**run.sh**
```bash
#!/bin/bash
# the make line also repeats each setting of config.mk as NAME=value (left out here)
make -C /OpenROAD-flow-scripts/flow DESIGN_CONFIG=/design/flow/config.mk WORK_HOME=/design/flow/orfs CLKGATE_MAP_FILE= finish
```
**config.mk**
```make
export PLATFORM = sky130hd
export DESIGN_NAME = measure_sys
export DESIGN_NICKNAME = measure_sys
export VERILOG_FILES = /design/flow/design.v
export SDC_FILE = /design/flow/constraint.sdc
export NUM_CORES = 4
export LEC_CHECK = 0
export CAP_MARGIN = 5
export CELL_PAD_IN_SITES_DETAIL_PLACEMENT = 1
export CORE_ASPECT_RATIO = 1.53
export CORE_MARGIN = 6
export CORE_UTILIZATION = 40
export CTS_CLUSTER_SIZE = 75
export GPL_ROUTABILITY_DRIVEN = 0
export MAX_ROUTING_LAYER = met4
export PLACE_DENSITY_LB_ADDON = 0.09
export SLEW_MARGIN = 40
export TNS_END_PERCENT = 5
```
**constraint.sdc**
```tcl
create_clock -name core_clock -period 100.0 [get_ports {sys_clk}]
set_input_delay 20.0000 -clock core_clock [delete_from_list [all_inputs] [get_ports {sys_clk}]]
set_output_delay 20.0000 -clock core_clock [all_outputs]
set_load 0.01 [all_outputs]
```
**design.v**
```verilog
`timescale 1ns / 1ps
module signed_unsigned_converter #(parameter WIDTH = 16) (
    input wire [WIDTH-1:0] data_in,   
    input wire is_signed,             
    output reg [WIDTH-1:0] data_out   
);
    reg signed [WIDTH-1:0] signed_data;    
    reg [WIDTH-1:0] unsigned_data;         
    always @(*) begin
        if (is_signed) begin
            signed_data = data_in;   
            unsigned_data = signed_data + (1 << (WIDTH-1));   
            data_out = unsigned_data;
        end else begin
            unsigned_data = data_in;   
            signed_data = unsigned_data - (1 << (WIDTH-1));   
            data_out = signed_data;
        end
    end
endmodule
module clk_divider #(
	parameter FRE_DIV = 2499				 
)(
    input clk,
    input rst_n,               
    output reg sample_en       
);
    localparam W = $clog2(FRE_DIV + 1);
    localparam [W-1:0] LAST = FRE_DIV;
    reg [W-1:0] clk_div;
    always @(posedge clk or negedge rst_n) begin
        if (!rst_n) begin
            clk_div <= {W{1'b0}};
            sample_en <= 1'b0;
        end else begin
            if (clk_div == LAST) begin
                clk_div <= {W{1'b0}};
                sample_en <= 1'b1;
            end else begin
                clk_div <= clk_div + 1'b1;
                sample_en <= 1'b0;
            end
        end
    end
endmodule
module wave_cal #(
    parameter N = 8,                        
    parameter SAMPLE_POINTS = 64,           
    parameter LOG_2_SAMPLE_POINTS = 6,      
    parameter JUDGE_THRESHOLD = 700,        
    parameter FRE_DIV = 1249                
)(
    input wire clk,
    input wire rst_n,
    input wire [N-1:0] data_in_unsigned,
    output reg signed[N-1:0] signal_dc_removed,   
    output reg unsigned[N-1:0] vpp,               
    output reg unsigned[N-1:0] dc_offset,         
    output reg [N-1:0] papr,                      
    output reg is_sine_wave                       
);
    localparam L = LOG_2_SAMPLE_POINTS;
    localparam SW = 2*N - 2 + L;
    localparam [L-1:0] LAST = SAMPLE_POINTS - 1;
    localparam [2*N-3:0] THR = JUDGE_THRESHOLD;
    reg [L-1:0] sample_count_dc;
    reg unsigned[N-1:0] max_value;
    reg unsigned[N-1:0] min_value;
    wire [N:0] max_plus_min = {1'b0, max_value} + {1'b0, min_value};
    wire sample_clk;
    reg [SW-1:0] sum_squares;
    reg [L-1:0] sample_count_id;
    clk_divider #(.FRE_DIV (FRE_DIV)) clk_divider_inst(
        .clk(clk),
        .rst_n(rst_n),
        .sample_en(sample_clk)
    );
    always @(posedge clk or negedge rst_n) begin
        if (!rst_n) begin
            sample_count_dc <= {L{1'b0}};
            max_value <= {N{1'b0}};
            min_value <= {N{1'b1}};
            vpp <= {N{1'b0}};
            dc_offset <= {N{1'b0}};
        end else if (sample_clk) begin
            if (data_in_unsigned > max_value)
                max_value <= data_in_unsigned;
            if (data_in_unsigned < min_value)
                min_value <= data_in_unsigned;
            if (sample_count_dc == LAST) begin
                vpp <= max_value - min_value;
                dc_offset <= max_plus_min[N:1];    
                max_value <= {N{1'b0}};
                min_value <= {N{1'b1}};
                sample_count_dc <= {L{1'b0}};
            end else begin
                sample_count_dc <= sample_count_dc + 1'b1;
            end
        end
    end
    always @(posedge clk or negedge rst_n) begin
        if (!rst_n) begin
            signal_dc_removed <= {N{1'b0}};
        end else if (|dc_offset) begin
            signal_dc_removed <= data_in_unsigned - dc_offset;
        end
    end
    wire signed [2*N-1:0] dc_sq_full = signal_dc_removed * signal_dc_removed;
    wire [2*N-2:0] dc_sq = dc_sq_full[2*N-2:0];
    wire [2*N-1:0] vpp_squared = vpp * vpp;                      
    wire [2*N-4:0] vpp_squared_scaled = vpp_squared[2*N-1:3];    
    wire [SW-L-1:0] valid = sum_squares[SW-1:L];                  
    wire [SW-L-1:0] err_vpp_valid = (valid > vpp_squared_scaled) ?
                                    valid - vpp_squared_scaled :
                                    vpp_squared_scaled - valid;
    wire [2*N-1:0] papr_q = vpp_squared / valid;
    always @(posedge clk or negedge rst_n) begin
        if (!rst_n) begin
            sum_squares <= {SW{1'b0}};
            sample_count_id <= {L{1'b0}};
            is_sine_wave <= 1'b0;
            papr <= {N{1'b0}};
        end else if (sample_clk) begin
            sum_squares <= sum_squares + dc_sq;
            if (sample_count_id == LAST) begin
                if (|valid) papr <= papr_q[N-1:0];
                else papr <= {N{1'b0}};
                is_sine_wave <= (err_vpp_valid < THR);
                sum_squares <= {SW{1'b0}};
                sample_count_id <= {L{1'b0}};
            end else
                sample_count_id <= sample_count_id + 1'b1;
        end
    end
endmodule
module wave_rectifier #( parameter N = 8)(
    input clk,
    input rst_n,
    input signed[N-1:0] signal_dc_removed,
    output reg signal_rectified  	 
);
    always @(posedge clk or negedge rst_n) begin
        if (!rst_n) begin
            signal_rectified <= 1'b0;
        end else begin
			signal_rectified <= ~signal_dc_removed[N-1] & (|signal_dc_removed[N-2:0]);
        end
    end
endmodule
module frequency_counter  #(
	parameter MEASURE_CLK_CNT = 200,		 
	parameter MEASURE_CLK = 20000            
)(
    input clk,
    input sample_en,
    input rst_n,
    input signal_in,          	 
    output [15:0] freq_out 	     
);
    localparam CW = $clog2(MEASURE_CLK_CNT + 1);           
    localparam EW = $clog2(MEASURE_CLK_CNT / 2 + 1);       
    localparam MW = $clog2(MEASURE_CLK + 1);
    localparam PW = $clog2((MEASURE_CLK_CNT / 2) * MEASURE_CLK + 1);
    localparam QW = $clog2(MEASURE_CLK / 2 + 1);
    localparam [CW-1:0] CNT_LAST = MEASURE_CLK_CNT;
    localparam [MW-1:0] MCLK = MEASURE_CLK;
    reg signal_prev;           
    reg [CW-1:0] count_clk;    
    reg [EW-1:0] count_signal; 
    reg [CW-1:0] N1;           
    reg [EW-1:0] N2;           
    reg [QW-1:0] freq_q;
    assign freq_out = freq_q;
    always @(posedge clk or negedge rst_n) begin
        if (!rst_n) begin
            signal_prev <= 1'b0;
        end else if (sample_en) begin
            signal_prev <= signal_in;
        end
    end
    always @(posedge clk or negedge rst_n) begin
        if (!rst_n) begin
            count_clk <= {CW{1'b0}};
            count_signal <= {EW{1'b0}};
            N1 <= {CW{1'b0}};
            N2 <= {EW{1'b0}};
        end else if (sample_en) begin
            count_clk <= count_clk + 1'b1;
            if (signal_in && !signal_prev) begin
                count_signal <= count_signal + 1'b1;
            end
            if (count_clk == CNT_LAST) begin
                N1 <= count_clk;
                N2 <= count_signal;
                count_clk <= {CW{1'b0}};
                count_signal <= {EW{1'b0}};
            end
        end
    end
    wire [PW-1:0] num = N2 * MCLK;
    wire [PW-1:0] quo = num / N1;
    always @(posedge clk or negedge rst_n) begin
        if (!rst_n) begin
            freq_q <= {QW{1'b0}};
        end else if (sample_en && (|N1)) begin
            freq_q <= quo[QW-1:0];
        end
    end
endmodule
module ma_measure #(
	parameter N=8
)(
    input        clk,
    input        sample_en,
    input        rst_n,
	input        ma_measure_enable,
    input  		[N-1:0] vpp,       
    output  	[7:0] ma           
);
    reg [N+13:0] vpp_mult;    
    reg [N+13:0] sum;
    reg [N:0]    ma_temp;
    reg [6:0]    ma_r;
    assign ma = {1'b0, ma_r};
    wire [N+13:0] v = vpp;
    wire [N+17:0] sum22 = sum * 5'd22;
    always @(posedge clk or negedge rst_n) begin
        if (!rst_n) begin
            vpp_mult <= {(N+14){1'b0}};
            sum      <= {(N+14){1'b0}};
            ma_temp  <= {(N+1){1'b0}};
            ma_r     <= 7'd0;
        end else if (sample_en && ma_measure_enable)begin
            vpp_mult <= (v << 13) + (v << 10) + (v << 9) + (v << 8) + (v << 4);
            sum <= vpp_mult + 13'd7143;
            ma_temp <= sum22[N+17:17];
            if (ma_temp < 7'd30)
                ma_r <= 7'd30;
            else if (ma_temp > 7'd100)
                ma_r <= 7'd100;
            else
                ma_r <= ma_temp[6:0];
        end else if (sample_en) ma_r <= 7'd0;
    end
endmodule
module mf_measure#(
	parameter N=16,
	parameter FW=16
)(
    input        clk,
    input        sample_en,
    input        rst_n,
	input        mf_measure_enable,
	input       [FW-1:0] fm_freq,   
    input  		[N-1:0] vpp,        
    output 	    [7:0] mf            
);
    reg [N+9:0] vpp_mult;    
    reg [N+9:0] mf_temp;
    reg [5:0]   mf_r;
    assign mf = {2'b00, mf_r};
    wire [N+9:0] v = vpp;
    wire [N+9:0] quo = vpp_mult / fm_freq;
    always @(posedge clk or negedge rst_n) begin
        if (!rst_n) begin
            vpp_mult <= {(N+10){1'b0}};
            mf_temp  <= {(N+10){1'b0}};
            mf_r     <= 6'd0;
        end else if (sample_en && mf_measure_enable)begin
			vpp_mult <= (v << 10) - (v << 4) - (v << 3);
            mf_temp <= (|fm_freq) ? quo : {(N+10){1'b0}};
            if (mf_temp < 6'd10)
                mf_r <= 6'd10;
            else if (mf_temp > 6'd50)
                mf_r <= 6'd50;
            else
                mf_r <= mf_temp[5:0];
        end
    end
endmodule
module measure #(
	parameter N=8,
	parameter WAVE_DIV=249
	)(
	input clk,
	input sample_en,
	input rst_n,
	input [N-1:0] signal_in_unsigned,
	input ma_measure_enable,
	input mf_measure_enable,
    output is_sine_wave,      		 
	output [15:0] freq_out,
	output [N-1:0]papr,				 
	output unsigned[N-1:0] vpp,
	output unsigned[N-1:0] dc_offset,
	output [7:0] ma,
	output [7:0] mf
);
    wire signed[N-1:0] signal_dc_removed;   	 
 	wire signal_rectified;
	wave_cal #(
		.N(N),
		.SAMPLE_POINTS(512),
		.LOG_2_SAMPLE_POINTS(9),
		.JUDGE_THRESHOLD(700),
		.FRE_DIV(WAVE_DIV)
	)wave_cal_inst(
		.clk(clk),
	    .rst_n(rst_n),
	    .data_in_unsigned(signal_in_unsigned),
	    .signal_dc_removed(signal_dc_removed),
	    .vpp(vpp),
		.dc_offset(dc_offset),
		.papr(papr),
	    .is_sine_wave(is_sine_wave)
	);
 	wave_rectifier #(.N(N)) wave_rectifier_inst(
		.clk(clk),
		.rst_n(rst_n),
		.signal_dc_removed(signal_dc_removed),
		.signal_rectified(signal_rectified)
	);
	frequency_counter #(
		.MEASURE_CLK_CNT(400),
		.MEASURE_CLK(20000)
	)frequency_counter_inst(
		.clk(clk),
		.sample_en(sample_en),
		.rst_n(rst_n),
		.signal_in(signal_rectified),
		.freq_out(freq_out)
	);
	ma_measure #(
		.N(N)
	)ma_measure_inst(
		.clk(clk),
		.sample_en(sample_en),
		.rst_n(rst_n),
		.ma_measure_enable(is_sine_wave & ma_measure_enable),
		.vpp(vpp),
		.ma(ma)
	);
	mf_measure #(
		.N(N),
		.FW(14)
	)mf_measure_inst(
		.clk(clk),
		.sample_en(sample_en),
		.rst_n(rst_n),
		.mf_measure_enable(mf_measure_enable),
		.fm_freq(freq_out[13:0]),
		.vpp(vpp),
		.mf(mf)
	);
endmodule
module data_sele(
    input sys_clk,
    input sys_rst_n,
    input [7:0]askdemod_vpp,
    input [9:0]fskdemod_vpp,
    input [7:0]pskdemod_vpp,
    input [7:0]askdemod_dc_offset,
    input [7:0]ask_papr,
    input [9:0]fsk_papr,
    input [7:0]psk_papr,
    input ask_is_sine_wave,
	input fsk_is_sine_wave,
	input [7:0] askdemod_data,
	input [9:0] fskdemod_data,
	input [7:0] pskdemod_data,
	input [39:0] fir_data_out,
	input [15:0] ask_freq_out,
	input [15:0] fsk_freq_out,
	input [15:0] psk_freq_out,
	input [7:0] ma,
    output reg[7:0] demod_data,
    output [7:0] uart_mod_type,
    output [15:0] uart_demod_fre
);
    reg [2:0]  mod_type;
    reg [13:0] demod_fre;
    assign uart_mod_type = {5'd0, mod_type};
    assign uart_demod_fre = {2'd0, demod_fre};
    always @(posedge sys_clk or negedge sys_rst_n) begin
        if(!sys_rst_n)begin
            demod_data <= 8'd0;
            mod_type <= 3'd0;
            demod_fre <= 14'd0;
        end
        else begin
            if(askdemod_dc_offset < 8'd60) begin
                if(ask_papr > 8'd5)begin
                    if(ma >= 8'd30 && ma <= 8'd35)
                        demod_data <= {askdemod_data[6:0], 1'b0};
                    else demod_data <= askdemod_data;
                    demod_fre <= ask_freq_out[13:0];
                    mod_type <= 3'd1;                    
                end
                else begin
                    demod_data <= askdemod_data;
                    demod_fre <= ask_freq_out[13:0];
                    mod_type <= 3'd2;                    
                end
            end
            else if(fsk_papr >= 10'd20)begin
                demod_data <= pskdemod_data;
                mod_type <= 3'd5;                        
                demod_fre <= psk_freq_out[13:0];
            end
            else if(fsk_papr >= 10'd5)begin
                demod_fre <= fsk_freq_out[13:0];
                mod_type <= 3'd3;                        
                if(fsk_freq_out <= 16'd1500)begin
                    demod_data <= {~fskdemod_data[7], fskdemod_data[4:0], 2'b00};
                end
                else if(fsk_freq_out <= 16'd2500)begin
                    demod_data <= {~fskdemod_data[7], fskdemod_data[5:0], 1'b0};
                end
                else demod_data <= {~fskdemod_data[7], fskdemod_data[6:0]};
            end
            else if(|fsk_papr)begin
                demod_data <= fskdemod_data[9:2];
                demod_fre <= fsk_freq_out[13:0];
                mod_type <= 3'd4;                        
            end
            else begin
                mod_type <= 3'd6;                        
            end
        end
    end
endmodule
module measure_sys(
	input            sys_clk,
	input            sys_rst_n,
	input      [7:0] askdemod_data,    
	input      [9:0] fsk_demod,        
	input      [7:0] pskdemod_data,    
	output     [7:0] demod_data,
	output     [7:0] uart_mod_type,
	output    [15:0] uart_demod_fre,
	output     [7:0] uart_mod_depth,
	output reg [7:0] uart_delta_freq
);
	localparam SAMPLE_DIV = 249;   
	localparam WAVE_DIV   = 24;    
	wire [8:0] fskdemod_data_9;
	wire [9:0] fskdemod_data_10;
	wire [7:0] ma;
	wire [7:0] mf;
	wire ask_is_sine_wave;
	wire fsk_is_sine_wave;
	wire [7:0] askdemod_vpp;
	wire [9:0] fskdemod_vpp;
	wire [7:0] pskdemod_vpp;
	wire [7:0] askdemod_dc_offset;
	wire [7:0] ask_papr;
	wire [9:0] fsk_papr;
	wire [7:0] psk_papr;
	wire [15:0] ask_freq_out;
	wire [15:0] fsk_freq_out;
	wire [15:0] psk_freq_out;
	signed_unsigned_converter #(9) signed_unsigned_converter_fsk2(
		.data_in(fsk_demod[8:0]),
		.is_signed(1'b1),
		.data_out(fskdemod_data_9)
	);
	signed_unsigned_converter #(10) signed_unsigned_converter_fsk3(
		.data_in(fsk_demod),
		.is_signed(1'b1),
		.data_out(fskdemod_data_10)
	);
	wire sample_en;
	clk_divider #(.FRE_DIV(SAMPLE_DIV)) clk_divider_inst(
		.clk(sys_clk),
		.rst_n(sys_rst_n),
		.sample_en(sample_en)
	);
	measure #(.N(8), .WAVE_DIV(WAVE_DIV)) measure_ask(
		.clk(sys_clk),
		.sample_en(sample_en),
		.rst_n(sys_rst_n),
		.signal_in_unsigned(askdemod_data),
		.ma_measure_enable(1'b1),
		.mf_measure_enable(1'b0),
		.is_sine_wave(ask_is_sine_wave),
		.freq_out(ask_freq_out),
		.papr(ask_papr),
		.vpp(askdemod_vpp),
		.dc_offset(askdemod_dc_offset),
		.ma(ma),
		.mf()
	);
	measure #(.N(9), .WAVE_DIV(WAVE_DIV)) measure_fsk(
		.clk(sys_clk),
		.sample_en(sample_en),
		.rst_n(sys_rst_n),
		.signal_in_unsigned(fskdemod_data_9),
		.ma_measure_enable(1'b0),
		.mf_measure_enable(1'b1),
		.is_sine_wave(fsk_is_sine_wave),
		.freq_out(fsk_freq_out),
		.papr(fsk_papr[8:0]),
		.vpp(fskdemod_vpp[8:0]),
		.dc_offset(),
		.ma(),
		.mf(mf)
	);
	assign fsk_papr[9] = 1'b0;
	assign fskdemod_vpp[9] = 1'b0;
	measure #(.N(8), .WAVE_DIV(WAVE_DIV)) measure_psk(
		.clk(sys_clk),
		.sample_en(sample_en),
		.rst_n(sys_rst_n),
		.signal_in_unsigned(pskdemod_data),
		.ma_measure_enable(1'b0),
		.mf_measure_enable(1'b0),
		.is_sine_wave(),
		.freq_out(psk_freq_out),
		.papr(psk_papr),
		.vpp(pskdemod_vpp),
		.dc_offset(),
		.ma(),
		.mf()
	);
	data_sele data_sele_inst(
		.sys_clk(sys_clk),
		.sys_rst_n(sys_rst_n),
		.askdemod_vpp(askdemod_vpp),
		.fskdemod_vpp(fskdemod_vpp),
		.pskdemod_vpp(pskdemod_vpp),
		.ask_papr(ask_papr),
		.fsk_papr(fsk_papr),
		.psk_papr(psk_papr),
		.askdemod_dc_offset(askdemod_dc_offset),
		.ask_is_sine_wave(ask_is_sine_wave),
		.fsk_is_sine_wave(fsk_is_sine_wave),
		.askdemod_data(askdemod_data),
		.fskdemod_data(fskdemod_data_10),
		.pskdemod_data(pskdemod_data),
		.fir_data_out(40'd0),
		.ma(ma),
		.ask_freq_out(ask_freq_out),
		.fsk_freq_out(fsk_freq_out),
		.psk_freq_out(psk_freq_out),
		.demod_data(demod_data),
		.uart_mod_type(uart_mod_type),
		.uart_demod_fre(uart_demod_fre)
	);
	reg [6:0] mod_depth;
	assign uart_mod_depth = {1'b0, mod_depth};
	wire [2:0] mod_type = uart_mod_type[2:0];
	always @(posedge sys_clk or negedge sys_rst_n) begin
		if (!sys_rst_n) begin
			mod_depth <= 7'd0;
			uart_delta_freq <= 8'd0;
		end
		else if (mod_type == 3'd1)
			mod_depth <= ma[6:0];
		else if (mod_type == 3'd3 || mod_type == 3'd4) begin
			mod_depth <= mf[6:0];
			if (mod_type == 3'd3)
				uart_delta_freq <= fskdemod_vpp[7:0];
		end
		else begin
			mod_depth <= 7'd0;
			uart_delta_freq <= 8'd0;
		end
	end
endmodule
```
==> run notes, run 1 <==
Summary of the current implementation state.

- The timing-limited maximum frequency is 16.6 MHz, for reference.
- The die width is 399 microns, for reference.
- The number of storage elements in the synthesis netlist is 538, for reference.
- The category of the worst setup path capture point is a flip-flop, for reference.
- The cell that appears most often on the critical path is sky130_fd_sc_hd__o21a_1.
- The run finished with no timing, DRC or antenna violations.
- The power report puts the net switching power at 134 uW.
- Combinational cells consume a total of 29.9 uW.
- In this run, synthesis inferred 0 flip-flops with an integrated enable.
- The first global-routing pass estimated 484,000 microns of wire.
- The number of cells produced by synthesis is 11,600, for reference.
- The script parses the final routing iteration and logs DRC violations as 0.
- The number of fillers in the final layout is 27,500, for reference.
- The cell with the most instances after synthesis is sky130_fd_sc_hd__ha_1, for reference.
- In this run the number of cells on the critical path is 240.
- Setup repair after global routing left no endpoint under its margin.
- The cell area that synthesis handed to floorplanning was 91,500 sq um.
- In this run the worst setup path terminates at measure_fsk.frequency_counter_inst.freq_q[0]$_DFFE_PN0P_.
- The core utilization at floorplan is 0.403, for reference.
- The post-route clock skew is 33.5 ps, for reference.
- The count of different cell masters after synthesis is 136, for reference.
- As reported, the later end of the worst-skew pair has a clock insertion delay of 690 ps.
- Per the CTS log, the maximum H-tree level is 3.
- Of the synthesized area, sequential elements account for 0.148.
- The worst-path cell with the longest stage delay is sky130_fd_sc_hd__a2111oi_0, for reference.
- The arithmetic-cell share of the synthesized area counting full adders, half adders and majority gates is 0.254, for reference.
- The script computed the net switching share of total power as 0.262.
- The number of global-route vias before repair is 94,100, for reference.
- The commonest register cell after synthesis is sky130_fd_sc_hd__dfrtp_1, for reference.
- Setup total negative slack on the finished layout was measured at 0 ps.
- The transition time recorded at the tightest slew-check pin is 974 ps.
- The total die size is 241,000 sq um, for reference.
- The number of detailed-route iterations in the first pass is 7, for reference.
- The number of warnings reported in the yosys synthesis log is 15, for reference.
- Internal power comes to 378 uW.
- Buffers inserted during clock tree synthesis total 67.
- The setup-violating endpoint count in the final report is 0, for reference.
- The slew check shows that the tightest pin keeps a relative margin of 0.346.
- The remaining antenna violation count is 0, for reference.
- The data arrival at the endpoint of the critical path is 60,890 ps, for reference.
- The mean area per synthesized cell is 7.90 sq um, for reference.
- Entering global routing, the biggest net connects 88 pins.
- The xor/xnor cell area share of the yosys netlist is 0.0554, for reference.
- The fraction of power consumed by the clock network is 0.510, for reference.
- Along the worst path, the maximum fanout reaches 23.
- The launch point of the worst path is measure_fsk.frequency_counter_inst.N2[3]$_DFFE_PN0P_, for reference.
- The area inside the core boundary is 227,000 sq um, for reference.
- The OpenROAD warning count is 123, for reference.
- The post-synthesis share of cell area spent on and-or and or-and gates is 0.257, for reference.
- The clock network power is 261 uW, for reference.
- In the hold timing report, the worst path depth is 2.
- The count of instantiated cells in the yosys netlist is 11,600, for reference.
- Per the post-run analysis, buffers plus inverters along the critical path come to 9.
- The run reported a max-capacitance violation count of 0.
- After detailed routing, the average wire length per cell comes to 20.9 microns.
- The start-to-end type of the worst setup path is reg -> reg, for reference.
- The leakage power figure is 0.0447 uW, for reference.
- The startpoint of the most critical register-to-register path is measure_fsk.frequency_counter_inst.N2[3]$_DFFE_PN0P_, for reference.
- Once layout is complete, the utilization of the core stands at 0.432.
- The power report attributes to the combinational group a share of 0.058.
- The clock sink total is 538, for reference.
- The total number of placement rows is 216, for reference.
- Post-route period utilization is reported as 0.603.
- Logic depth along the worst register-to-register path is recorded as 240.
- The initial antenna violation count is 22.
- The total power density per cell area is 5.22 nW/um^2, for reference.
- For this run, asynchronously set or reset flops after synthesis account for 1.00.
- No sink is reached through more buffers than the 3 on the longest clock path.
- The kind of path behind the tightest hold check is reg -> reg, for reference.
- The cell class contributing the biggest share of worst-path delay is AND-OR/OR-AND gates, for reference.
- The total number of vias is 87,200, for reference.
- The time the final worst path needs with I/O delays and setup is 60,320 ps, for reference.
- The area added between synthesis and finish is 7.19%, for reference.
- The clock transition at the register clock pins on the worst setup and hold paths after CTS is 70 ps, for reference.
- In this run the tool buffered the top-level ports with 67 buffer cells.
- The HPWL after detailed placement is 248,000 microns, for reference.
- The register-to-register setup slack is 39,680 ps, for reference.
- The worst VDD IR drop from the latest analysis is 0.0000109 V.
- The capture point of the worst reg-to-reg path is measure_fsk.frequency_counter_inst.freq_q[0]$_DFFE_PN0P_, for reference.
- The mux contribution to synthesized area is 0.0337, for reference.
- The share of total power dissipated in sequential elements is 0.432.
- Power attributed to sequential cells is 221 uW.
- TritonCTS built the clock tree.
- The synthesis report lists the most area-consuming cells as sky130_fd_sc_hd__ha_1 20%, sky130_fd_sc_hd__dfrtp_1 14%, sky130_fd_sc_hd__fa_1 5.3%, sky130_fd_sc_hd__o21a_1 4.8%, sky130_fd_sc_hd__nand2_1 4.5%.
- Summed over all layers, the global routing overflow is 0.
- Using the TritonRoute via totals, the vias-per-cell ratio works out to 6.00.
- The worst min-delay path startpoint is measure_fsk.wave_cal_inst.papr[7]$_DFFE_PN0P_, for reference.
- The clock root buffer is sky130_fd_sc_hd__clkbuf_16, for reference.
- The largest part of the power goes to the clock network.
- Across every metal layer, demand over resource in global routing totals 0.249.
- Summed over all instances, the cell type with the most area after synthesis is sky130_fd_sc_hd__ha_1.
- For reference, the final report shows the hold violation count at 0.
- The final layout net count is 13,200, for reference.
- The area fraction of the largest cell type after synthesis is 0.201.
- The wire length after detailed routing is 303,000 microns, for reference.
- Buffers added to address setup during post-CTS repair amount to 0.
- In the synthesized netlist, the cells that appear most often are 1,470 x sky130_fd_sc_hd__ha_1, 1,092 x sky130_fd_sc_hd__nand2_1, 826 x sky130_fd_sc_hd__nor2_1, 787 x sky130_fd_sc_hd__inv_1, 748 x sky130_fd_sc_hd__o21ai_0.
- Grouping non-sequential cells by family puts the most area in AND-OR/OR-AND gates.
- The number of DRC markers after the initial detailed-route iteration is 3,354, for reference.
- The number of top-level design ports is 76, for reference.
- The y dimension of the die is 604 microns, for reference.
- In the synthesis report, Yosys lists the chip area as 91,500 sq um.
- The data required time reported for the critical path is 100,570 ps.
- The delay of the slowest cell on the worst path is 680 ps, for reference.
- The final-report max-slew violation count is 0, for reference.
- Buffers inserted to repair hold after CTS numbered 0.
- Hold analysis lists the worst path endpoint as measure_fsk.wave_cal_inst.papr[7]$_DFFE_PN0P_.
- Once the clock tree was built, the resizer swapped 0 gates to a different size.
- STA classifies the critical path startpoint as a flip-flop.
- The cell-mix breakdown from Yosys lists the simple-gate area share as 0.204.
[cell type report]
cell class	instances	area (sq um)	share of cell area
Timing Repair Buffer	194	1690	0.0173
Multi-Input combinational cell	9910	73900	0.753
Inverter	797	2990	0.0305
Tap cell	2943	3680	0.0376
Antenna cell	22	55.1	0.000561
Clock buffer	87	1860	0.0190
Clock inverter	33	408	0.00416
Sequential cell	538	13500	0.138
[routing by layer]
metal	part of all wire	up-vias	GRT usage	wire length, microns
li1	-	42000	-	-
met1	0.39	43400	0.257	119000
met2	0.53	1172	0.480	162000
met3	0.029	637	0.0260	8730
met4	0.045	0	0.0982	13700
met5	0	-	-	0
[stage by stage]
| stage | hold WS [ps] | power [uW] | cell area, sq um | setup WS, ps | cells |
|---|---|---|---|---|---|
| 3_5_place_dp | 473 | 255 | 95700 | 39950 | 14400 |
| 3_3_place_gp | 463 | 254 | 95500 | 42090 | 14400 |
| 5_1_grt | 511 | 530 | 98100 | 35460 | 14500 |
| 4_1_cts | 488 | 522 | 97900 | 39720 | 14500 |
| 6_report | 486 | 512 | 98100 | 39680 | 14500 |
| 2_1_floorplan | 396 | 240 | 91500 | 47310 | 11600 |
==> run 2: changes to the inputs <==
- ABC_AREA: default -> 1
- CAP_MARGIN: 5 -> 20
- CELL_PAD_IN_SITES_DETAIL_PLACEMENT: 1 -> default
- CORE_ASPECT_RATIO: 1.53 -> default
- CORE_MARGIN: 6 -> 2
- CORE_UTILIZATION: 40 -> 72
- CTS_CLUSTER_SIZE: 75 -> default
- GPL_ROUTABILITY_DRIVEN: 0 -> default
- MAX_ROUTING_LAYER: met4 -> default
- PLACE_DENSITY_LB_ADDON: 0.09 -> default
- SLEW_MARGIN: 40 -> 20
- TNS_END_PERCENT: 5 -> default
- clock period: 100.0 -> 55.0 ns (I/O delays scaled with it)
==> run 2 against run 1 <==
  * Cell count increased by 4.9%
  * Clock power rose by 91%
  * Sequential share of layout area up 0.063 points
  * Highest routed layer is now met5
  * Core utilization grew 33 points
  * Clock-buffer cell count grew 1
  * Critical path depth is 60 higher
  * Sequential power rose by 83%
  * Flip-flop count unchanged
  * Area after synthesis grew 1.5%
  * Die area shrank 45%
  * Final area shrank 0.47%
  * Combinational power rose to 3.8 times the previous value
==> run notes, run 2 <==
Summary of the current implementation state.

- The filler-free cell count of the finished design is 15,200 (+4.9%).
- The depth of the worst register-to-register path is 300 (+25%), for reference.
- The switching power as a share of total power is 0.279 (+0.0169).
- In this run the clock root is driven by a sky130_fd_sc_hd__clkbuf_16.
- The timing endpoint of the critical path is measure_psk.frequency_counter_inst.freq_q[0]$_DFFE_PN0P_, for reference.
- The required arrival time at the worst endpoint is 55,570 ps (-45,000 ps).
- The register-to-register setup slack is 5090 ps (-34,600 ps), for reference.
- The first-pass GRT wire length is 421,000 microns (-13%), for reference.
- The final layout net count was 15,300 (+15%).
- The peak supply drop is 0.0000259 V (+140%), for reference.
- The number of I/O port buffers is 67 (unchanged).
- The number of warnings reported in the yosys synthesis log was 15 (unchanged).
- The maximum fanout count along the critical path is 21 (-8.7%).
- The power drawn by the combinational cells is 113 uW (+280%), for reference.
- The cell class contributing the biggest share of worst-path delay is AND-OR/OR-AND gates, for reference.
- By startpoint and endpoint, the worst setup path is classified as reg -> reg.
- The count of unresolved DRC violations after routing came to 0 (unchanged).
- The simple-gate share of the synthesized area is 0.250 (+0.0451).
- Routability-driven placement finished with a final weighted congestion of 0.977.
- The category of the worst setup path capture point is a flip-flop, for reference.
- The delay of the slowest cell on the worst path came to 610 ps (-70 ps).
- The OpenROAD warning count came to 122 (-0.81%).
- The area of the mapped netlist was 92,800 sq um (+1.5%).
- The most frequently used library cell after synthesis is sky130_fd_sc_hd__nand2_1.
- STA shows the worst min-delay path finishing at measure_psk.wave_rectifier_inst.signal_rectified$_DFF_PN0_.
- The clock network power is 499 uW (+91%).
- The fraction of the yosys area taken by sequential cells is 0.145 (-0.00214), for reference.
- The y dimension of the die is 363 microns (-40%), for reference.
- The max-slew headroom at the worst pin is 0.308 (-0.0378), for reference.
- Sorting the synthesized cells by area gives the leading types as sky130_fd_sc_hd__ha_1 20%, sky130_fd_sc_hd__dfrtp_1 14%, sky130_fd_sc_hd__nand2_1 11%, sky130_fd_sc_hd__inv_1 8.5%, sky130_fd_sc_hd__o21ai_0 6.6%.
- The final-report max-slew violation count is 0 (unchanged).
- The detailed-route wire length per cell was 16.7 microns (-20%).
- The launch point of the worst path is measure_psk.frequency_counter_inst.N2[3]$_DFFE_PN0P_, for reference.
- The flow measured a signed area growth from synthesis to layout of 5.14%.
- The capture point of the worst reg-to-reg path is measure_psk.frequency_counter_inst.freq_q[0]$_DFFE_PN0P_, for reference.
- The core utilization at floorplan is 0.727 (+0.324), for reference.
- The mean area per synthesized cell is 6.85 sq um (-13%), for reference.
- The post-route clock skew is 37.8 ps (+4.28 ps), for reference.
- The number of synthesized flops with an enable pin is 0 (unchanged), for reference.
- The worst min-delay path startpoint is measure_psk.wave_cal_inst.signal_dc_removed[7]$_DFFE_PN0P_, for reference.
- The total die size is 132,000 sq um (-45%).
- The mux contribution to synthesized area is 0.00156 (-0.0322), for reference.
- The timing-limited maximum frequency is 20.0 MHz (+21%).
- The number of cells on the worst hold path is 1 (-1).
- The number of global-route vias before repair is 88,500 (-6.0%), for reference.
- The data arrival at the endpoint of the critical path is 50,490 ps (-10,400 ps), for reference.
- The fraction of power consumed by the clock network is 0.491 (-0.019), for reference.
- The largest net degree at the start of global routing was 84 (-4.5%).
- The time the final worst path needs with I/O delays and setup came to 49,910 ps (-10,400 ps).
- The total number of vias is 90,900 (+4.2%), for reference.
- The most numerous cell type found on the critical path is sky130_fd_sc_hd__nand2_1.
- The number of H-tree levels is 3 (unchanged).
- The worst-margin pin slew was 1040 ps (+63.1 ps).
- The post-placement worst setup slack was 4160 ps (-35,790 ps).
- The post-synthesis share of cell area spent on and-or and or-and gates came to 0.170 (-0.0877).
- The nature of the critical path startpoint is a flip-flop, for reference.
- The total global-route track usage is 0.379 (+0.130), for reference.
- The post-detailed-route via-to-cell ratio is 5.97 (-0.63%), for reference.
- The biggest power consumer among the groups is the clock network, for reference.
- The area inside the core boundary is 128,000 sq um (-44%), for reference.
- The total number of placement rows is 131 (-39%).
- The max-capacitance violation count came to 0 (unchanged).
- The power attributed to sequential cells is 405 uW (+83%), for reference.
- The worst hold path belongs to the class reg -> reg.
- The synthesis area per yosys came to 92,800 sq um (+1.5%).
- The leakage power figure came to 0.0552 uW (+23%).
- The final critical-path share of the clock period is 0.908 (+0.304), for reference.
- The largest total area in the synthesized netlist belongs to sky130_fd_sc_hd__ha_1.
- The internal power component is 733 uW (+94%), for reference.
- The sequential cell fraction of total power is 0.398 (-0.034).
- The count of buffer and inverter cells on the critical path is 44 (+35), for reference.
- The number of hold-repair buffers added at the cts stage is 0 (unchanged), for reference.
- The total count of hold-check failures in the final report is 0 (unchanged), for reference.
- The main combinational cell family by area after synthesis is adder cells, for reference.
- The HPWL after detailed placement came to 199,000 microns (-20%).
- The count of different cell masters after synthesis came to 86 (-37%).
- The run finished with no timing, DRC or antenna violations.
- The total power density per cell area is 10.4 nW/um^2 (+100%), for reference.
- The commonest register cell after synthesis is sky130_fd_sc_hd__dfrtp_1, for reference.
- The number of fillers in the final layout is 9,950 (-64%), for reference.
- The wire length after detailed routing is 254,000 microns (-16%).
- The combinational share of power came to 0.111 (+0.053).
- The clock transition at the register clock pins on the worst setup and hold paths after CTS is 60 ps (about the same), for reference.
- The number of detailed-route iterations in the first pass was 7 (unchanged).
- After synthesis, the most frequently instantiated cells are 2,825 x sky130_fd_sc_hd__nand2_1, 2,095 x sky130_fd_sc_hd__inv_1, 1,470 x sky130_fd_sc_hd__ha_1, 1,225 x sky130_fd_sc_hd__o21ai_0, 928 x sky130_fd_sc_hd__nor2_1.
- The number of cells on the critical path was 300 (+25%).
- The area share of the largest cell type after synthesis is 0.198 (-0.00292).
- The remaining antenna violation count is 0 (unchanged).
- The arithmetic-cell share of the synthesized area counting full adders, half adders and majority gates was 0.250 (-0.00368).
- The maximum clock insertion buffer count is 3 (unchanged), for reference.
- The initial antenna violation count came to 8 (-64%).
- The startpoint of the most critical register-to-register path is measure_psk.frequency_counter_inst.N2[3]$_DFFE_PN0P_, for reference.
- The number of cells after detailed placement is 15,100 (+4.9%).
- The switching power is 284 uW (+110%), for reference.
- The number of cells produced by synthesis is 13,600 (+17%).
- The number of top-level design ports is 76 (unchanged), for reference.
- The fraction of registers with async set/reset is 1.00 (unchanged), for reference.
- The clock network latency to the later pin of the worst-skew pair was 710 ps (+20 ps).
- The worst setup slack after layout is 5090 ps (-34,600 ps), for reference.
- The worst-path cell with the longest stage delay is sky130_fd_sc_hd__dfrtp_1, for reference.
- The xor/xnor cell area share of the yosys netlist came to 0.0823 (+0.0269).
- The setup-violating endpoint count in the final report is 0 (unchanged), for reference.
- The die width is 363 microns (-8.9%).
- The number of buffers created by CTS came to 69 (+3.0%).
- The number of DRC markers after the initial detailed-route iteration is 7,550 (+130%).
- The number of storage elements in the synthesis netlist was 538 (unchanged).
- The count of instantiated cells in the yosys netlist is 13,600 (+17%), for reference.
- The clock sink total is 538 (unchanged).
- TritonCTS built the clock tree.
- The leftover overflow at the end of global routing is 0 (unchanged), for reference.
-- run 2: stage by stage --
step                      cell area [sq um]  hold slack, ps  utilization  power [uW]  setup TNS (ps)
after CTS                             97300             457        0.762        1020               0
after global routing                  97600             471        0.764        1050            -161
final                                 97600             452        0.764        1020               0
after global placement                94900             419        0.743         516               0
after detailed placement              94900             422        0.743         522               0
after floorplan                       92900             400            -         487               0
-- run 2: metal layers --
layer  part of all wire  track usage
met4              0.041        0.151
met5            0.00018            0
met2               0.46        0.638
met1               0.42        0.484
met3              0.077       0.0624
-- run 2: final cells by class --
cell class | count | area (sq um) | share of cell area
antenna | 3 | 7.51 | 0.0000769
clock inverter | 39 | 510 | 0.00523
multi-input combinational | 10600 | 70100 | 0.718
timing repair buffer | 156 | 1370 | 0.0140
tap | 1662 | 2080 | 0.0213
inverter | 2161 | 8160 | 0.0836
clock buffer | 88 | 1920 | 0.0197
sequential | 538 | 13500 | 0.138
-- run 2: what timing repair did --
action / 4_1_cts / 5_1_grt
endpoints found under the hold margin: 0 / 0
setup endpoints to repair: 0 / 6
setup buffers: 0 / 13
resized: 0 / 33
==> run 3: changes to the inputs <==
- CAP_MARGIN: 20 -> 0
- CELL_PAD_IN_SITES_GLOBAL_PLACEMENT: default -> 0
- CORE_ASPECT_RATIO: default -> 0.98
- CTS_CLUSTER_DIAMETER: default -> 219
- GPL_ROUTABILITY_DRIVEN: default -> 0
- MAX_ROUTING_LAYER: default -> met4
- MIN_ROUTING_LAYER: default -> met1
- PLACE_DENSITY_LB_ADDON: default -> 0.04
- SETUP_SLACK_MARGIN: default -> -2.0
- TNS_END_PERCENT: default -> 5
- clock period: 55.0 -> 36.8 ns (I/O delays scaled with it)
==> run 3 against run 2 <==
  * The flow now stops in global routing (5_1_grt)
  * Die area is essentially flat
  * Synthesized cell count is the same
  * Area after synthesis is the same
==> run notes, run 3 <==
Notes on the physical implementation.

- The simple-gate share of the synthesized area is 0.250 (unchanged), for reference.
- The HPWL after detailed placement was 258,000 microns (+29%).
- The area of the mapped netlist is 92,800 sq um (unchanged), for reference.
- The number of buffers created by CTS was 66 (-4.3%).
- The mux contribution to synthesized area was 0.00156 (unchanged).
- CTS placed an instance of sky130_fd_sc_hd__clkbuf_16 at the clock tree root.
- The count of instantiated cells in the yosys netlist is 13,600 (unchanged), for reference.
- The number of top-level design ports came to 76 (unchanged).
- The number of warnings reported in the yosys synthesis log is 15 (unchanged), for reference.
- The number of storage elements in the synthesis netlist is 538 (unchanged), for reference.
- The y dimension of the die was 359 microns (-0.99%).
- The total die size is 132,000 sq um (about the same).
- The cell with the most instances after synthesis is sky130_fd_sc_hd__nand2_1, for reference.
- The synthesized design spends more area on one cell type than any other, namely sky130_fd_sc_hd__ha_1.
- The tool reported: "[ERROR GRT-0116] Global routing finished with congestion. Check the congestion regions in the DRC Viewer".
- The count of different cell masters after synthesis is 86 (unchanged), for reference.
- The number of cells produced by synthesis is 13,600 (unchanged).
- The number of I/O port buffers came to 67 (unchanged).
- The post-synthesis share of cell area spent on and-or and or-and gates is 0.170 (unchanged), for reference.
- The die width is 367 microns (+1.0%).
- The mean area per synthesized cell is 6.85 sq um (unchanged), for reference.
- The area share of the largest cell type after synthesis was 0.198 (unchanged).
- The leftover overflow at the end of global routing is 4,622, for reference.
- The number of synthesized flops with an enable pin was 0 (unchanged).
- The flow did not finish.
- The total global-route track usage is 0.970, for reference.
- The fraction of registers with async set/reset is 1.00 (unchanged), for reference.
- The clock sink total is 538 (unchanged), for reference.
- The synthesis run identifies the leading combinational cell family as adder cells.
- The number of H-tree levels was 3 (unchanged).
- The maximum clock insertion buffer count is 3 (unchanged), for reference.
- The commonest register cell is sky130_fd_sc_hd__dfrtp_1.
- The area inside the core boundary came to 128,000 sq um (+0.26%).
- The synthesis area per yosys came to 92,800 sq um (unchanged).
- The total number of placement rows is 130 (-0.76%), for reference.
- The number of hold-repair buffers added at the cts stage is 0 (unchanged), for reference.
- The core utilization at floorplan is 0.725 (-0.00185), for reference.
- The fraction of the yosys area taken by sequential cells is 0.145 (unchanged), for reference.
- The halt point of the flow is global routing (5_1_grt), for reference.
- The number of cells after detailed placement is 17,800 (+18%).
- In the post-synthesis netlist, the biggest area contributors are sky130_fd_sc_hd__ha_1 20%, sky130_fd_sc_hd__dfrtp_1 14%, sky130_fd_sc_hd__nand2_1 11%, sky130_fd_sc_hd__inv_1 8.5%, sky130_fd_sc_hd__o21ai_0 6.6%.
- The arithmetic-cell share of the synthesized area counting full adders, half adders and majority gates was 0.250 (unchanged).
- In the synthesized netlist, the cells that appear most often are 2,825 x sky130_fd_sc_hd__nand2_1, 2,095 x sky130_fd_sc_hd__inv_1, 1,470 x sky130_fd_sc_hd__ha_1, 1,225 x sky130_fd_sc_hd__o21ai_0, 928 x sky130_fd_sc_hd__nor2_1.
- The xor/xnor cell area share of the yosys netlist is 0.0823 (unchanged).
==> run 3: per-layer routing <==
metal,overflow,track usage
met5,-,-
met2,3069,1.10
met3,249,0.859
met4,1057,1.02
met1,247,0.914
==> run 3: repair_timing <==
action | 4_1_cts
endpoints found under the setup margin | 16
pin swaps | 371
resized | 548
cloned | 6
buffers inserted | 406
==> run 3: through the flow <==
step | worst slack (ps) | setup TNS, ps | instance area [sq um] | util | total power [uW]
2_1_floorplan | -4310 | -38270 | 93600 | - | 727
3_3_place_gp | -2870 | -14900 | 116000 | 0.905 | 769
3_5_place_dp | -5590 | -50120 | 116000 | 0.905 | 785
4_1_cts | -3330 | -29990 | 123000 | 0.962 | 1580
==> run 4: changes to the inputs <==
- CAP_MARGIN: 0 -> 20
- CELL_PAD_IN_SITES_GLOBAL_PLACEMENT: 0 -> default
- CORE_ASPECT_RATIO: 0.98 -> default
- CTS_CLUSTER_DIAMETER: 219 -> default
- GPL_ROUTABILITY_DRIVEN: 0 -> default
- MAX_ROUTING_LAYER: met4 -> default
- MIN_ROUTING_LAYER: met1 -> default
- PLACE_DENSITY_LB_ADDON: 0.04 -> default
- SETUP_SLACK_MARGIN: -2.0 -> default
- TNS_END_PERCENT: 5 -> default
- clock period: 36.8 -> 33.2 ns (I/O delays scaled with it)
==> run 4 against run 3 <==
  * The run fails in clock tree synthesis (4_1_cts)
  * Area after synthesis unchanged
  * Synthesized cell count stayed put
  * Die area about the same
==> run notes, run 4 <==
Notes on the physical implementation.

- The count of different cell masters after synthesis is 86 (unchanged), for reference.
- The core utilization at floorplan is 0.727 (+0.00185), for reference.
- The top cell type by total area after synthesis is sky130_fd_sc_hd__ha_1, for reference.
- The simple-gate share of the synthesized area was 0.250 (unchanged).
- The number of I/O port buffers is 67 (unchanged).
- The number of top-level design ports is 76 (unchanged), for reference.
- The fraction of the yosys area taken by sequential cells was 0.145 (unchanged).
- For reference, the top cells by count after synthesis are 2,825 x sky130_fd_sc_hd__nand2_1, 2,095 x sky130_fd_sc_hd__inv_1, 1,470 x sky130_fd_sc_hd__ha_1, 1,225 x sky130_fd_sc_hd__o21ai_0, 928 x sky130_fd_sc_hd__nor2_1.
- The count of instantiated cells in the yosys netlist is 13,600 (unchanged).
- The total number of placement rows is 131 (+0.77%).
- The cell with the most instances after synthesis is sky130_fd_sc_hd__nand2_1, for reference.
- The main area contributors are sky130_fd_sc_hd__ha_1 20%, sky130_fd_sc_hd__dfrtp_1 14%, sky130_fd_sc_hd__nand2_1 11%, sky130_fd_sc_hd__inv_1 8.5%, sky130_fd_sc_hd__o21ai_0 6.6%.
- The number of cells produced by synthesis is 13,600 (unchanged).
- The mean area per synthesized cell is 6.85 sq um (unchanged), for reference.
- The area of the mapped netlist came to 92,800 sq um (unchanged).
- The arithmetic-cell share of the synthesized area counting full adders, half adders and majority gates is 0.250 (unchanged), for reference.
- The y dimension of the die is 363 microns (+1.0%), for reference.
- The run stopped with a tool error.
- The xor/xnor cell area share of the yosys netlist is 0.0823 (unchanged), for reference.
- The area share of the largest cell type after synthesis is 0.198 (unchanged), for reference.
- The main combinational cell family by area after synthesis is adder cells, for reference.
- The post-placement worst setup slack is -8160 ps (-2570 ps).
- The tool reported: "[ERROR DPL-0038] Utilization greater than 100%, impossible to legalize".
- The number of storage elements in the synthesis netlist was 538 (unchanged).
- The number of cells after detailed placement is 18,000 (+0.99%), for reference.
- The total die size is 132,000 sq um (about the same), for reference.
- The last weighted congestion value of the routability-driven placer is 1.05, for reference.
- The HPWL after detailed placement is 270,000 microns (+4.6%), for reference.
- The mux contribution to synthesized area is 0.00156 (unchanged), for reference.
- The post-synthesis share of cell area spent on and-or and or-and gates is 0.170 (unchanged), for reference.
- The synthesis area per yosys is 92,800 sq um (unchanged), for reference.
- The die width was 363 microns (-0.99%).
- The number of synthesized flops with an enable pin came to 0 (unchanged).
- The number of warnings reported in the yosys synthesis log is 15 (unchanged).
- The area inside the core boundary is 128,000 sq um (-0.25%), for reference.
- The fraction of registers with async set/reset was 1.00 (unchanged).
- Per the run summary, the flow got no further than clock tree synthesis (4_1_cts).
- The commonest register cell after synthesis is sky130_fd_sc_hd__dfrtp_1, for reference.
[run 4: metrics by stage]
| step | total power, uW | instance area (sq um) |
|---|---|---|
| 2_1_floorplan | 806 | 95000 |
| 3_3_place_gp | 852 | 118000 |
| 3_5_place_dp | 870 | 118000 |
==> run 5: changes to the inputs <==
- ABC_AREA: 1 -> default
- CAP_MARGIN: 20 -> 0
- CORE_UTILIZATION: 72 -> 68
- CTS_CLUSTER_DIAMETER: default -> 194
- clock period: 33.2 -> 46.9 ns (I/O delays scaled with it)
==> run 5 against run 4 <==
  * The layout now fails its checks (setup timing)
  * Die area up 4.3%
  * Area after synthesis down 1.5%
  * Synthesized cell count down 15%
==> run notes, run 5 <==
Summary of the current implementation state.

- The utilization after layout is 0.836, for reference.
- The cell with the most instances after synthesis is sky130_fd_sc_hd__ha_1, for reference.
- The number of top-level design ports is 76 (unchanged), for reference.
- The delay of the slowest cell on the worst path is 630 ps, for reference.
- STA shows the worst min-delay path finishing at measure_ask.wave_cal_inst.papr[5]$_DFFE_PN0P_.
- The worst-path cell with the longest stage delay is sky130_fd_sc_hd__fa_1, for reference.
- The initial antenna violation count came to 9.
- The post-synthesis share of cell area spent on and-or and or-and gates is 0.257 (+0.0877).
- The xor/xnor cell area share of the yosys netlist came to 0.0554 (-0.0269).
- Per the OpenROAD timing report, the critical path contains 260 cells.
- For this run, the leading register cell type out of synthesis is sky130_fd_sc_hd__dfrtp_1.
- The last weighted congestion value of the routability-driven placer is 0.994 (-5.5%).
- The biggest power consumer among the groups is the clock network, for reference.
- The final timing report gives a worst setup slack of -1230 ps.
- Per the detail_route report, DRC violations left total 0.
- The y dimension of the die is 371 microns (+2.1%).
- The routed design shows a via density per instance of 6.68.
- Once layout is done, the placed cells without fillers occupy 112,000 sq um.
- At the pin with the least slew margin, the transition time is 1340 ps.
- The core utilization at floorplan is 0.685 (-0.0416), for reference.
- The cell occurring most often along the worst timing path is sky130_fd_sc_hd__o21a_1, for reference.
- Of all nets on the critical path, the largest fanout is 12.
- The final critical-path share of the clock period is 1.03, for reference.
- The internal power component is 836 uW, for reference.
- The capture point of the worst reg-to-reg path is measure_psk.frequency_counter_inst.freq_q[0]$_DFFE_PN0P_, for reference.
- The total power density per cell area is 10.1 nW/um^2, for reference.
- Looking at the clock tree report, the maximum root-to-sink buffer count equals 3.
- In this run the clock root is driven by a sky130_fd_sc_hd__clkbuf_16.
- Looking at the setup timing report, the critical path kind is reg -> reg.
- The number of fillers in the final layout is 7,823, for reference.
- The data arrival at the endpoint of the critical path is 48,660 ps, for reference.
- The die width came to 371 microns (+2.1%).
- After the last flow step, the layout net total stands at 14,800.
- The largest total area in the synthesized netlist belongs to sky130_fd_sc_hd__ha_1.
- The number of DRC markers after the initial detailed-route iteration is 8,878, for reference.
- The reasons given for failing layout checks are setup timing.
- The area of the mapped netlist was 91,500 sq um (-1.5%).
- The number of buffers and inverters on the critical path is 17.
- Ranked by instance count, the synthesized netlist is headed by 1,470 x sky130_fd_sc_hd__ha_1, 1,092 x sky130_fd_sc_hd__nand2_1, 826 x sky130_fd_sc_hd__nor2_1, 787 x sky130_fd_sc_hd__inv_1, 748 x sky130_fd_sc_hd__o21ai_0.
- The mean area per synthesized cell is 7.90 sq um (+15%).
- The total die size is 137,000 sq um (+4.3%), for reference.
- The wire length after detailed routing is 311,000 microns, for reference.
- The number of cells on the worst hold path is 2, for reference.
- The number of hold-repair buffers added at the cts stage is 0, for reference.
- The first-pass GRT wire length is 471,000 microns, for reference.
- Summed over all layers, the global routing overflow is 0.
- Per the detail_route log, met2 wirelength is 147,000 microns.
- The total number of vias is 99,300, for reference.
- In this run the tightest slew margin relative to its limit is 0.0956.
- The number of storage elements in the synthesis netlist is 538 (unchanged), for reference.
- The total global-route track usage is 0.410, for reference.
- The number of H-tree levels is 3, for reference.
- The area inside the core boundary is 133,000 sq um (+4.5%), for reference.
- The kind of path behind the tightest hold check is reg -> reg, for reference.
- The area added between synthesis and finish is 22.0%, for reference.
- The number of warnings reported in the yosys synthesis log is 15 (unchanged), for reference.
- The HPWL after detailed placement is 220,000 microns (-19%), for reference.
- The setup check on the worst reg-to-reg path leaves a slack of -1230 ps.
- At the later pin of the worst-skew pair, clock insertion delay measures 730 ps.
- The total count of hold-check failures in the final report is 0, for reference.
- The fraction of power consumed by the clock network is 0.525, for reference.
- The count of instantiated cells in the yosys netlist is 11,600 (-15%), for reference.
- The number of cells produced by synthesis is 11,600 (-15%), for reference.
- The number of detailed-route iterations in the first pass is 8, for reference.
- In this run, power in the clock network comes to 591 uW.
- The simple-gate share of the synthesized area is 0.204 (-0.0451).
- Across all hold checks on the routed design, the worst slack comes to 479 ps.
- The setup-violating endpoint count in the final report is 4, for reference.
- The flow ran to the end, but the layout failed its checks.
- The total number of placement rows is 134 (+2.3%), for reference.
- The worst min-delay path startpoint is measure_ask.wave_cal_inst.papr[5]$_DFFE_PN0P_, for reference.
- The area share of the largest cell type after synthesis came to 0.201 (+0.00292).
- The number of global-route vias before repair is 96,600, for reference.
- STA classifies the critical path endpoint as a flip-flop.
- The post-route clock skew is 44.0 ps, for reference.
- The arithmetic-cell share of the synthesized area counting full adders, half adders and majority gates came to 0.254 (+0.00368).
- The switching power is 288 uW, for reference.
- The count of different cell masters after synthesis is 136 (+58%), for reference.
- Adding up every negative setup slack in the final design gives -3230 ps.
- The detailed-route wire length per cell is 20.9 microns, for reference.
- After detailed routing, no signal wire sits above met5.
- The max-capacitance violation count is 0, for reference.
- The met1 layer wirelength in the final routing is 117,000 microns, for reference.
- The required time at the worst endpoint is listed as 47,430 ps.
- The power attributed to sequential cells is 472 uW, for reference.
- For this run, the top clock speed supported by timing is 20.8 MHz.
- Of the total power, combinational logic draws 0.055.
- The CTS tree is yes, for reference.
- The launch point of the worst path is measure_psk.frequency_counter_inst.N2[5]$_DFFE_PN0P_, for reference.
- The number of I/O port buffers is 67 (unchanged).
- After synthesis, the cell types taking the most area are sky130_fd_sc_hd__ha_1 20%, sky130_fd_sc_hd__dfrtp_1 14%, sky130_fd_sc_hd__fa_1 5.3%, sky130_fd_sc_hd__o21a_1 4.8%, sky130_fd_sc_hd__nand2_1 4.5%.
- The switching power as a share of total power is 0.256, for reference.
- Setup repair after global routing could not meet its margin everywhere.
- The depth of the worst register-to-register path is 260, for reference.
- Clock-pin slew was measured on the worst setup and hold paths at 60 ps.
- The post-placement worst setup slack was -1390 ps (+6770 ps).
- According to the timing report, the critical path is captured at measure_psk.frequency_counter_inst.freq_q[0]$_DFFE_PN0P_.
- The final-report max-slew violation count is 0, for reference.
- The remaining antenna violation count is 0, for reference.
- The placed instance area is 103,000 sq um (-13%).
- Of the combinational cells, the family taking the most area is AND-OR/OR-AND gates.
- The fraction of registers with async set/reset is 1.00 (unchanged).
- The number of synthesized flops with an enable pin was 0 (unchanged).
- The worst setup path is launched from a flip-flop.
- Entering global routing, the biggest net connects 121 pins.
- The synthesis area per yosys is 91,500 sq um (-1.5%).
- The fraction of the yosys area taken by sequential cells was 0.148 (+0.00214).
- The power report attributes to the sequential group a share of 0.419.
- For this design the static power due to leakage is 0.0528 uW.
- The tree built by TritonCTS fans out to 538 sinks.
- The number of buffers created by CTS is 66, for reference.
- The amount of wire on met3 after detailed routing is 25,900 microns, for reference.
- Combinational cells consume a total of 62.0 uW.
- The time the final worst path needs with I/O delays and setup is 48,130 ps, for reference.
- The mux contribution to synthesized area is 0.0337 (+0.0322).
- The launch point of the worst register-to-register path is recorded as measure_psk.frequency_counter_inst.N2[5]$_DFFE_PN0P_.
- The cell class contributing the biggest share of worst-path delay is AND-OR/OR-AND gates, for reference.
- The peak supply drop is 0.0000311 V, for reference.
- The OpenROAD warning count is 131, for reference.
-- run 5: layout make-up --
| type | instances | area, sq um | share of cell area |
|---|---|---|---|
| timing repair buffer | 1710 | 13200 | 0.119 |
| clock buffer | 88 | 1880 | 0.0169 |
| sequential | 538 | 13500 | 0.121 |
| inverter | 797 | 3010 | 0.0269 |
| clock inverter | 32 | 586 | 0.00525 |
| tap | 1768 | 2210 | 0.0198 |
| multi-input combinational | 9913 | 77200 | 0.691 |
| antenna | 5 | 12.5 | 0.000112 |
-- run 5: through the flow --
step | power, uW | cells
5_1_grt | 1150 | 14800
4_1_cts | 1120 | 14600
3_3_place_gp | 535 | 14300
3_5_place_dp | 538 | 14300
6_report | 1120 | 14900
2_1_floorplan | 512 | 11600
-- run 5: what timing repair did --
item,in CTS,in global routing
gates cloned,1,2
setup buffers,171,255
pin swaps,163,372
endpoints found under the setup margin,6,10
gates resized,176,414
-- run 5: metal layers --
metal	global-route usage	vias to the layer above
met4	0.223	10
met5	0	-
met2	0.712	5228
met1	0.482	47200
li1	-	45200
met3	0.0665	1608
==> run 6: changes to the inputs <==
- ABC_AREA: default -> 1
- CAP_MARGIN: 0 -> 20
- CORE_UTILIZATION: 68 -> 72
- CTS_CLUSTER_DIAMETER: 194 -> default
- clock period: 46.9 -> 26.8 ns (I/O delays scaled with it)
==> run 6 against run 5 <==
  * The run now fails in clock tree synthesis (4_1_cts)
  * Synthesized cell count increased by 17%
  * Die area decreased by 4.1%
  * Area after synthesis increased by 1.5%
==> run notes, run 6 <==
Notes on the physical implementation.

- The mean area per synthesized cell is 6.85 sq um (-13%).
- The largest total area in the synthesized netlist belongs to sky130_fd_sc_hd__ha_1.
- The number of warnings reported in the yosys synthesis log is 15 (unchanged), for reference.
- The fraction of the yosys area taken by sequential cells is 0.145 (-0.00214), for reference.
- The cell with the most instances after synthesis is sky130_fd_sc_hd__nand2_1, for reference.
- The total number of placement rows is 131 (-2.2%), for reference.
- The number of synthesized flops with an enable pin is 0 (unchanged), for reference.
- Ranked by instance count, the synthesized netlist is headed by 2,825 x sky130_fd_sc_hd__nand2_1, 2,095 x sky130_fd_sc_hd__inv_1, 1,470 x sky130_fd_sc_hd__ha_1, 1,225 x sky130_fd_sc_hd__o21ai_0, 928 x sky130_fd_sc_hd__nor2_1.
- The area share of the largest cell type after synthesis was 0.198 (-0.00292).
- The tool reported: "[ERROR DPL-0038] Utilization greater than 100%, impossible to legalize".
- The count of instantiated cells in the yosys netlist is 13,600 (+17%), for reference.
- The commonest register cell after synthesis is sky130_fd_sc_hd__dfrtp_1, for reference.
- The HPWL after detailed placement is 301,000 microns (+37%), for reference.
- The last weighted congestion value of the routability-driven placer is 1.05 (+5.6%), for reference.
- The number of cells produced by synthesis came to 13,600 (+17%).
- The core utilization at floorplan came to 0.727 (+0.0416).
- The number of top-level design ports is 76 (unchanged), for reference.
- The count of different cell masters after synthesis is 86 (-37%).
- The die width came to 363 microns (-2.1%).
- The post-synthesis share of cell area spent on and-or and or-and gates was 0.170 (-0.0877).
- The main area contributors are sky130_fd_sc_hd__ha_1 20%, sky130_fd_sc_hd__dfrtp_1 14%, sky130_fd_sc_hd__nand2_1 11%, sky130_fd_sc_hd__inv_1 8.5%, sky130_fd_sc_hd__o21ai_0 6.6%.
- The number of I/O port buffers came to 67 (unchanged).
- The y dimension of the die came to 363 microns (-2.1%).
- The mux contribution to synthesized area was 0.00156 (-0.0322).
- The arithmetic-cell share of the synthesized area counting full adders, half adders and majority gates came to 0.250 (-0.00368).
- The synthesis area per yosys is 92,800 sq um (+1.5%).
- The run stopped with a tool error.
- The number of storage elements in the synthesis netlist is 538 (unchanged), for reference.
- The area inside the core boundary is 128,000 sq um (-4.3%), for reference.
- For reference, the top logic cell family by area is adder cells.
- The halt point of the flow is clock tree synthesis (4_1_cts), for reference.
- The fraction of registers with async set/reset came to 1.00 (unchanged).
- The simple-gate share of the synthesized area was 0.250 (+0.0451).
- The xor/xnor cell area share of the yosys netlist is 0.0823 (+0.0269), for reference.
- The total die size is 132,000 sq um (-4.1%), for reference.
- The number of cells after detailed placement was 18,300 (+28%).
- The area of the mapped netlist is 92,800 sq um (+1.5%).
==> run 6: through the flow <==
step	setup slack (ps)	utilization	power (uW)	setup TNS (ps)	instance area [sq um]
floorplan	-13550	-	1000	-240890	95400
global placement	-11710	0.948	1080	-200850	121000
detailed placement	-15630	0.948	1110	-331080	121000
==> run 7: changes to the inputs <==
- ABC_AREA: 1 -> default
- CAP_MARGIN: 20 -> 0
- CELL_PAD_IN_SITES_GLOBAL_PLACEMENT: default -> 0
- CORE_ASPECT_RATIO: default -> 0.72
- CTS_CLUSTER_SIZE: default -> 21
- GPL_ROUTABILITY_DRIVEN: default -> 1
- MAX_ROUTING_LAYER: default -> met4
- MIN_ROUTING_LAYER: default -> met1
- PLACE_DENSITY_LB_ADDON: default -> 0.22
- SETUP_SLACK_MARGIN: default -> 5.0
- clock period: 26.8 -> 77.3 ns (I/O delays scaled with it)
==> run 7 against run 6 <==
  * The run now finishes clean
  * Die area shrank 1.4%
  * Synthesized cell count shrank 15%
  * Area after synthesis shrank 1.5%
==> run notes, run 7 <==
Summary of the current implementation state.

- In the final design database the tool counted 13,200 nets.
- The finished layout holds 13,200 standard cells, fillers aside.
- The synthesis area per yosys is 91,500 sq um (-1.5%), for reference.
- The first global-routing pass estimated 444,000 microns of wire.
- The area inside the core boundary came to 126,000 sq um (-1.7%).
- The OpenROAD warning count is 123, for reference.
- The wire length after detailed routing is 273,000 microns, for reference.
- The initial antenna violation count is 11.
- The area share of the largest cell type after synthesis is 0.201 (+0.00292).
- For reference, the final report shows the hold violation count at 0.
- The count of unresolved DRC violations after routing is 0, for reference.
- The number of top-level design ports is 76 (unchanged), for reference.
- The clock root buffer is sky130_fd_sc_hd__clkbuf_16, for reference.
- The number of DRC markers after the initial detailed-route iteration is 9,308, for reference.
- The total number of placement rows is 110 (-16%), for reference.
- The number of cells after detailed placement is 13,100 (-29%), for reference.
- The switching component of the power was reported as 167 uW.
- VDD sags by at most 0.0000177 V.
- Per the OpenROAD timing report, the critical path contains 254 cells.
- The number of fillers in the final layout is 8,933, for reference.
- The post-route clock skew is 26.5 ps, for reference.
- The simple-gate share of the synthesized area is 0.204 (-0.0451).
- Summed over all routing layers, the global router reports a total usage of 0.422.
- After synthesis, the most frequently instantiated cells are 1,470 x sky130_fd_sc_hd__ha_1, 1,092 x sky130_fd_sc_hd__nand2_1, 826 x sky130_fd_sc_hd__nor2_1, 787 x sky130_fd_sc_hd__inv_1, 748 x sky130_fd_sc_hd__o21ai_0.
- The CTS tree is yes, for reference.
- The area added between synthesis and finish is 4.93%, for reference.
- The number of warnings reported in the yosys synthesis log was 15 (unchanged).
- The data arrival at the endpoint of the critical path is 61,620 ps, for reference.
- The last weighted congestion value of the routability-driven placer was 1.03 (-1.6%).
- The mux contribution to synthesized area is 0.0337 (+0.0322), for reference.
- The highest-utilization routing layer at the global route stage is met2, for reference.
- The launch point of the worst path is measure_psk.frequency_counter_inst.N2[2]$_DFFE_PN0P_, for reference.
- The number of cells produced by synthesis is 11,600 (-15%), for reference.
- In this run, power in the clock network comes to 319 uW.
- The final-report max-slew violation count is 0, for reference.
- The number of I/O port buffers is 67 (unchanged), for reference.
- The timing endpoint of the critical path is measure_psk.frequency_counter_inst.freq_q[0]$_DFFE_PN0P_, for reference.
- The total number of vias is 90,000, for reference.
- The count of different cell masters after synthesis was 136 (+58%).
- The final critical-path share of the clock period is 0.790, for reference.
- The timing report gives the clock slew at the launch and capture registers of the worst setup and hold paths as 70 ps.
- The report lists the number of cells resized after CTS as 0.
- The fraction of the yosys area taken by sequential cells was 0.148 (+0.00214).
- The core utilization at floorplan is 0.729 (+0.00179), for reference.
- Sorting the Yosys area breakdown by cell type puts at the top sky130_fd_sc_hd__ha_1.
- The maximum clock insertion buffer count is 3, for reference.
- The post-synthesis share of cell area spent on and-or and or-and gates is 0.257 (+0.0877), for reference.
- The mean area per synthesized cell is 7.90 sq um (+15%).
- The total die size is 130,000 sq um (-1.4%).
- Switching power as a fraction of the total was reported as 0.260.
- The leakage power figure is 0.0445 uW, for reference.
- The die width is 424 microns (+17%), for reference.
- The detailed-route wire length per cell is 20.6 microns, for reference.
- The post-CTS repair timing setup buffer count is 0, for reference.
- The xor/xnor cell area share of the yosys netlist came to 0.0554 (-0.0269).
- The layout report lists the multi-input gate area as 73,700 sq um.
- Routing resource usage on met1 recorded by global route was 0.554.
- Sequential cells consume a total of 286 uW.
- The cell with the most instances after synthesis is sky130_fd_sc_hd__ha_1, for reference.
- The time the final worst path needs with I/O delays and setup is 61,060 ps, for reference.
- After routing, the total negative slack on setup checks comes to 0 ps.
- On met2, the global router reports a usage of 0.647.
- The worst register-to-register path depth is 254.
- The number of buffers created by CTS is 60, for reference.
- By startpoint and endpoint, the worst setup path is classified as reg -> reg.
- The clock tree synthesis step divided the H-tree into 2 levels.
- The final timing report counts setup violations totalling 0.
- The number of global-route vias before repair is 87,400, for reference.
- The count of buffer and inverter cells on the critical path is 8, for reference.
- Power spread over the standard cell area amounts to 6.69 nW/um^2.
- The main combinational cell family by area after synthesis is AND-OR/OR-AND gates, for reference.
- The y dimension of the die is 306 microns (-16%), for reference.
- On the critical path, the stage with the largest delay is an instance of sky130_fd_sc_hd__nor4b_1.
- The fraction of registers with async set/reset came to 1.00 (unchanged).
- The nature of the critical path startpoint is a flip-flop, for reference.
- The number of storage elements in the synthesis netlist is 538 (unchanged).
- The flow ran to the end and the layout has no timing, DRC or antenna violations.
- The required arrival time at the worst endpoint is 77,860 ps, for reference.
- The tree built by TritonCTS fans out to 538 sinks.
- The count of instantiated cells in the yosys netlist is 11,600 (-15%).
- The area of the mapped netlist was 91,500 sq um (-1.5%).
- Per the post-route antenna check, the number of violating nets is 0.
- For the worst-skew pair, the clock arrives at the later sink with an insertion delay of 700 ps.
- The power drawn by the combinational cells is 37.5 uW, for reference.
- In this run the critical register-to-register path is captured at measure_psk.frequency_counter_inst.freq_q[0]$_DFFE_PN0P_.
- The share of total power dissipated in the clock network is 0.497.
- The cell family contributing the most delay on the critical path is AND-OR/OR-AND gates.
- By area the synthesized netlist is led by sky130_fd_sc_hd__ha_1 20%, sky130_fd_sc_hd__dfrtp_1 14%, sky130_fd_sc_hd__fa_1 5.3%, sky130_fd_sc_hd__o21a_1 4.8%, sky130_fd_sc_hd__nand2_1 4.5%.
- The register-to-register setup slack is 16,240 ps, for reference.
- The biggest power consumer among the groups is the clock network, for reference.
- The number of synthesized flops with an enable pin is 0 (unchanged), for reference.
- The maximum fanout count along the critical path is 20, for reference.
- The arithmetic-cell share of the synthesized area counting full adders, half adders and majority gates was 0.254 (+0.00368).
- The largest net degree at the start of global routing is 91, for reference.
- The commonest register cell after synthesis is sky130_fd_sc_hd__dfrtp_1, for reference.
- The internal power of the cells totals 475 uW.
- The leftover overflow at the end of global routing is 0, for reference.
- In the final layout, flip-flops and latches occupy 13,500 sq um.
- Per STA, the library cell used most along the worst path is sky130_fd_sc_hd__o21a_1.
- The HPWL after detailed placement is 212,000 microns (-30%), for reference.
- Per the slew report, the remaining headroom to the max-slew limit stands at 0.208.
==> run 7: final cells by class <==
class | count | area share
sequential | 538 | 0.141
multi-input combinational | 9910 | 0.768
clock inverter | 37 | 0.00439
timing repair buffer | 179 | 0.0160
tap | 1680 | 0.0219
clock buffer | 77 | 0.0177
inverter | 797 | 0.0312
antenna | 11 | 0.000287
==> run 7: metal layers <==
| layer | vias to the layer above | share of wire |
|---|---|---|
| met2 | 4324 | 0.44 |
| met1 | 42800 | 0.42 |
| li1 | 42100 | - |
| met4 | 0 | 0.046 |
| met3 | 784 | 0.092 |
| met5 | - | 0 |
==> run 7: through the flow <==
stage           util  worst slack, ps  power (uW)  instance area [sq um]  hold WS (ps)
2_1_floorplan      -            24610         311                  91500           396
3_3_place_gp   0.747            20100         325                  93800           416
3_5_place_dp   0.747            17750         327                  93800           431
4_1_cts        0.764            17530         641                  95900           445
5_1_grt        0.765            11710         658                  96000           463
6_report       0.765            16240         642                  96000           449
No activity file was given, so power comes from the tool's default toggle rates.
